run 1:
## ahb_slave
module ahb_slave (
    input  wire        HCLK,         
    input  wire        HRESETn,      
    input  wire [31:0] HADDR,        
    input  wire        HWRITE,       
    input  wire [2:0]  HSIZE,        
    input  wire [2:0]  HBURST,       
    input  wire [3:0]  HPROT,        
    input  wire [1:0]  HTRANS,       
    input  wire        HMASTLOCK,    
    input  wire        HSEL,         
    input  wire [31:0] HWDATA,       
    output wire [31:0] HRDATA,       
    output wire        HREADY,       
    output wire        HRESP,        
    input  wire [3:0]  HWSTRB,       
    output wire [31:0] tdr_o,        
    output wire [31:0] lcr_o,        
    output wire [31:0] ocr_o,        
    output wire [31:0] fcr_o,        
    output wire [31:0] ier_o,        
    output wire [31:0] hcr_o,        
    input  wire [31:0] rdr_i,        
    input  wire [31:0] lsr_i,        
    input  wire [31:0] iir_i         
);
    logic        write_read;      
    logic        error_flag;      
    logic        transfer_valid;  
    logic [31:0] addr;            
    logic [2:0]  size;            
    logic [2:0]  burst;           
    logic [3:0]  prot;            
    logic        mastlock;        
    logic [3:0]  strb;            
    logic [31:0] write_data;      
    logic [31:0] read_data;       
    ahb_slave_controller u_controller (
        .HCLK(HCLK),
        .HRESETn(HRESETn),
        .HWRITE(HWRITE),
        .HTRANS(HTRANS),
        .HSEL(HSEL),
        .HADDR(HADDR),
        .HSIZE(HSIZE),
        .HBURST(HBURST),
        .HPROT(HPROT),
        .HMASTLOCK(HMASTLOCK),
        .HWSTRB(HWSTRB),
        .HWDATA(HWDATA),
        .HREADY(HREADY),
        .HRESP(HRESP),
        .HRDATA(HRDATA),
        .addr(addr),
  ...
For scale: about 240 flip-flops.
clock: 7.08 ns
lec_check: 0
abc_area: 1
cap_margin: 20
cell_pad_in_sites_detail_placement: 2
cell_pad_in_sites_global_placement: 2
core_aspect_ratio: 0.71
core_margin: 9
core_utilization: 40
gpl_timing_driven: 0
hold_slack_margin: -0.02
min_routing_layer: met2
slew_margin: 25
tns_end_percent: 45
run.sh (not shown) runs the stock make flow with config.mk's settings and CLKGATE_MAP_FILE=.
Stage in which a tool error killed run 1: 3_3_place_gp.
#### Input delta (run 2 over run 1)
Settings: a deleted CELL_PAD_IN_SITES_GLOBAL_PLACEMENT that had been 2; a change of CORE_UTILIZATION from 40 to 51; a deleted CORE_ASPECT_RATIO that had been 0.71; a deleted GPL_TIMING_DRIVEN that had been 0; a deleted MIN_ROUTING_LAYER that had been met2; a deleted HOLD_SLACK_MARGIN that had been -0.02; a deleted CELL_PAD_IN_SITES_DETAIL_PLACEMENT that had been 2; a change of SLEW_MARGIN from 25 to 20; a change of CORE_MARGIN from 9 to 2; a deleted TNS_END_PERCENT that had been 45; a deleted ABC_AREA that had been 1; a change of the clock period (ns, I/O delays scaled along) from 7.08 to 3.03.
[summary]
- Compared to run 1, run 2 has count of unique library cells instantiated by Yosys 160% higher.
- Width of the die is lower on run 2
- Placeable core area of run 2 falls short of that of run 1 by more than 10%.
- In run 2, the fraction of the mapped netlist area in compound gates came out 12 points above the value in run 1.
- Looking only at average size of a mapped cell, and setting everything else aside, the lower value of run 2 and run 1 goes to run 1.
- The chip area in run 2 sits about 30% below the value recorded for run 1.
- The area share of xor/xnor cells in the synthesized design was comparable across run 2 and run 1.
- Lower simple-gate share of the synthesized area among run 2 and run 1: run 2
- Run 2 against run 1: chip area in the Yosys report +610 um^2, area after synthesis +about 5%.
- The synthesized cell count in run 2 sits about 36% below the value recorded for run 1.
- Run 2 finished every stage; the final checks, however, were not passed, the failures being negative setup slack.
What run 3 does differently from run 2 at the input level:
Settings: CTS_CLUSTER_SIZE newly set to 37; CORE_UTILIZATION changed from 51 to 68; the clock period (ns, I/O delays scaled along) changed from 3.03 to 3.4.
Notes after the runs:
- As of run 3, area after detailed placement had fallen by a few percent compared to run 2.
- Going from run 2 to run 3, placeable core region lower, async set or reset register ratio after synthesis essentially unchanged, placement-stage worst setup slack rose by 190 ps.
- Run 3 terminated abnormally: 4_1_cts reported DPL-0038.
- Run 3 against run 2: HPWL reported at the end of detailed placement +about 24%, chip width decreased about 13%.
The inputs of run 4 differ from those of run 3 as listed below.
Settings: removing CTS_CLUSTER_SIZE (formerly 37); setting ABC_AREA to 1 for the first time; setting PLACE_DENSITY to 0.37 for the first time; changing the clock period (ns, I/O delays scaled along) from 3.4 to 3.32.
--- outcome ---
The runs compared here, run 3 and run 4, all ended either early or with open violations.
Run 3 did not run to completion, as it errored out during 4_1_cts.
Run 4 ended up with a lower vertical die dimension than run 3 did.
Run 4 vs run 3: width of the chip down by a few percent
Run 4: synthesized area is 4.8% lower than what run 3 reported.
Post-synthesis chip area from yosys is lower on run 4
Measured against each other, run 4 and run 3 differ in share of the yosys chip area belonging to registers, the lower figure coming from run 3.

* * *

== cedar ==
ahb_slave again, from the RTL that the note above started with.
export LEC_CHECK = 0
export ABC_AREA = 1
export CAP_MARGIN = 20
export CORE_MARGIN = 2
export CORE_UTILIZATION = 58
export CTS_CLUSTER_DIAMETER = 330
export CTS_CLUSTER_SIZE = 15
export SETUP_SLACK_MARGIN = -0.15
export SLEW_MARGIN = 20
create_clock -name core_clock -period 3.11 [get_ports {HCLK}]
cedar: all stages done; final checks FAILED (negative setup slack).
### cedar -> garnet
# cedar
export LEC_CHECK = 0
export ABC_AREA = 1
export CAP_MARGIN = 20
export CORE_MARGIN = 2
export CORE_UTILIZATION = 58
export CTS_CLUSTER_DIAMETER = 330
export CTS_CLUSTER_SIZE = 15
export SETUP_SLACK_MARGIN = -0.15
export SLEW_MARGIN = 20
create_clock -name core_clock -period 3.11 [get_ports {HCLK}]
# garnet
export LEC_CHECK = 0
export CAP_MARGIN = 20
export CORE_MARGIN = 2
export CORE_UTILIZATION = 58
export SLEW_MARGIN = 20
create_clock -name core_clock -period 4.88 [get_ports {HCLK}]
Findings:
Comparing cedar and garnet, the one run not ending clean was cedar. cedar finished all stages; however, its layout fails the closing checks, the failures being negative setup slack. Proportion of final cell area spent on non-clock buffers delta for garnet relative to cedar: 4.1 points lower. The global router's overall resource usage in garnet sits 3.6 points below the value recorded for cedar. Looking at cell area, garnet sits 2.3% above cedar. Relative to cedar, the post-detailed-routing wire length of garnet is lower by about 4%. [compare] base=cedar new=garnet: chip area line of the yosys report picked up an extra 5.0%; cell internal power dissipation lost 19%. Per the comparison of garnet with cedar, clock network power consumption now sits lower, count of final setup violators now sits lower.
### garnet -> maple
# garnet
export LEC_CHECK = 0
export CAP_MARGIN = 20
export CORE_MARGIN = 2
export CORE_UTILIZATION = 58
export SLEW_MARGIN = 20
create_clock -name core_clock -period 4.88 [get_ports {HCLK}]
# maple
export LEC_CHECK = 0
export CAP_MARGIN = 20
export CORE_MARGIN = 2
export CORE_UTILIZATION = 64
export CTS_CLUSTER_SIZE = 61
export HOLD_SLACK_MARGIN = -0.08
export SLEW_MARGIN = 20
export TNS_END_PERCENT = 5
create_clock -name core_clock -period 3.59 [get_ports {HCLK}]
Results
- Higher latest clock arrival within the worst-skew pair among garnet and maple: maple
- Number of non-clock buffers in the layout went up by more than 10% going from garnet to maple.
- maple against garnet: power per standard cell area up about 43%, largest incremental delay on the critical path -0.03 ns, final wirelength picked up an extra about 50%.
- Worst slack on hold paths is higher on garnet
- When the final numbers for garnet and maple were put side by side, the overall power of the completed layout turned out to be greater in maple.
- Although maple finished all stages, its layout failed final checks on negative setup slack.
- maple ends up with a data-path buffer share of cell area in the final layout that is 1.3 points higher than in garnet.
- maple: cell area is 560 um^2 higher than what garnet reported.
- Higher final critical-path setup slack among garnet and maple: garnet
- Looking at placed wire-length estimate, maple sits above garnet.
Here is what was changed in the inputs of juniper compared with maple.
# maple
export LEC_CHECK = 0
export CAP_MARGIN = 20
export CORE_MARGIN = 2
export CORE_UTILIZATION = 64
export CTS_CLUSTER_SIZE = 61
export HOLD_SLACK_MARGIN = -0.08
export SLEW_MARGIN = 20
export TNS_END_PERCENT = 5
create_clock -name core_clock -period 3.59 [get_ports {HCLK}]
# juniper
export LEC_CHECK = 0
export ABC_AREA = 1
export CAP_MARGIN = 20
export CORE_ASPECT_RATIO = 0.5
export CORE_MARGIN = 2
export CORE_UTILIZATION = 64
export CTS_CLUSTER_DIAMETER = 376
export CTS_CLUSTER_SIZE = 100
export PLACE_DENSITY = 0.84
export SLEW_MARGIN = 20
create_clock -name core_clock -period 2.9 [get_ports {HCLK}]
### Flow results
In maple the implementation ran to completion but is not tape-out ready, as the final checks report negative setup slack. Flow for juniper halted at global routing (5_1_grt), error code GRT-0232. | post-synthesis area per instance | higher: maple |. From maple to juniper the numbers moved as follows: cell count listed in synth_stat.txt up 593; horizontal die size went up about 37%. From maple to juniper the numbers moved as follows: number of sinks driven by the clock tree neither gained nor lost much, count of input and output buffers neither gained nor lost much, overall chip area lost about 4.3%, buffers inserted during post-CTS setup optimization picked up an extra 27. The cts-stage hold buffer count of juniper exceeds that of maple by 1. Quantity of gates resized following cts grows by more than half when moving from maple to juniper. juniper vs. maple: cell area after placement went down by 2.9%.

* * *

## build 29
ahb_slave again, from the RTL that the note above started with.
clock: 3.2 ns
lec_check: 0
cap_margin: 20
core_margin: 2
core_utilization: 61
cts_cluster_diameter: 29
cts_cluster_size: 50
setup_slack_margin: -0.15
slew_margin: 20
Status: build 29 FAILED at clock tree synthesis (tool error)
Inputs modified between build 29 and build 59:
Settings: clearing CTS_CLUSTER_DIAMETER, which used to be 29; swapping 61 for 52 in CORE_UTILIZATION; clearing CTS_CLUSTER_SIZE, which used to be 50; clearing SETUP_SLACK_MARGIN, which used to be -0.15; putting ABC_AREA at 1 where nothing was set; swapping 3.2 for 3.71 in the clock period (ns, I/O delays scaled along).
[summary]
Of build 29 and build 59, the lower row count belongs to build 29.
Build 59 ended with every stage complete and zero timing, DRC or antenna violations.
Summary: with build 29 as the reference, mean area per synthesized cell in build 59 moved down by more than a quarter.
Build 59 vs build 29: number of placed instances, taps included up
Here is what was changed in the inputs of build 68 compared with build 59.
Settings: PLACE_DENSITY: unset -> 0.42; CTS_CLUSTER_SIZE: unset -> 98; CTS_CLUSTER_DIAMETER: unset -> 364; CORE_UTILIZATION: 52 -> 69; the clock period (ns, I/O delays scaled along): 3.71 -> 3.03.
==> results <==
Diff build 59..build 68 | async set-reset flop share out of synthesis | unchanged. STATUS total core area: build 68 wins against build 59. Width of the die ended up about 13% lower on build 68 than on build 59. Of build 59 and build 68, only build 59 finishes the flow clean. Build 68: it failed with a tool error in global placement, so there are no final results. Starting density of the core: build 68 higher than build 59. From build 59 to build 68 the numbers moved as follows: number of nets at floorplan comparable; site row count went down by 7; die size has decreased.
--- input diff build 68..build 54 ---
Settings: PLACE_DENSITY now 0.36, was 0.42; TNS_END_PERCENT now 15, previously not set; CORE_UTILIZATION now 66, was 69; the clock period (ns, I/O delays scaled along) now 2.79, was 3.03.
Notes after the runs:
Build 54 did not finish; the tool stopped in global routing with error GRT-0116. Any difference in share of synthesized area occupied by flip-flops and latches between build 68 and build 54 is small enough to ignore. Diff build 54..build 68 | synthesized cell count | unchanged. Build 54 vs. build 68: starting utilization of the core area now sits lower, horizontal die size now sits higher, placement row count now sits higher. Relative to build 68, die size increased by about 4.4% in build 54. Build 54 does worse than build 68 on area of the core region. Looking at overall die height, build 54 sits about 2.2% higher than build 68 does. Reported for build 68 and build 54, top-level I/O count turned out identical to the last digit.
No activity file was given, so power comes from the tool's default toggle rates.
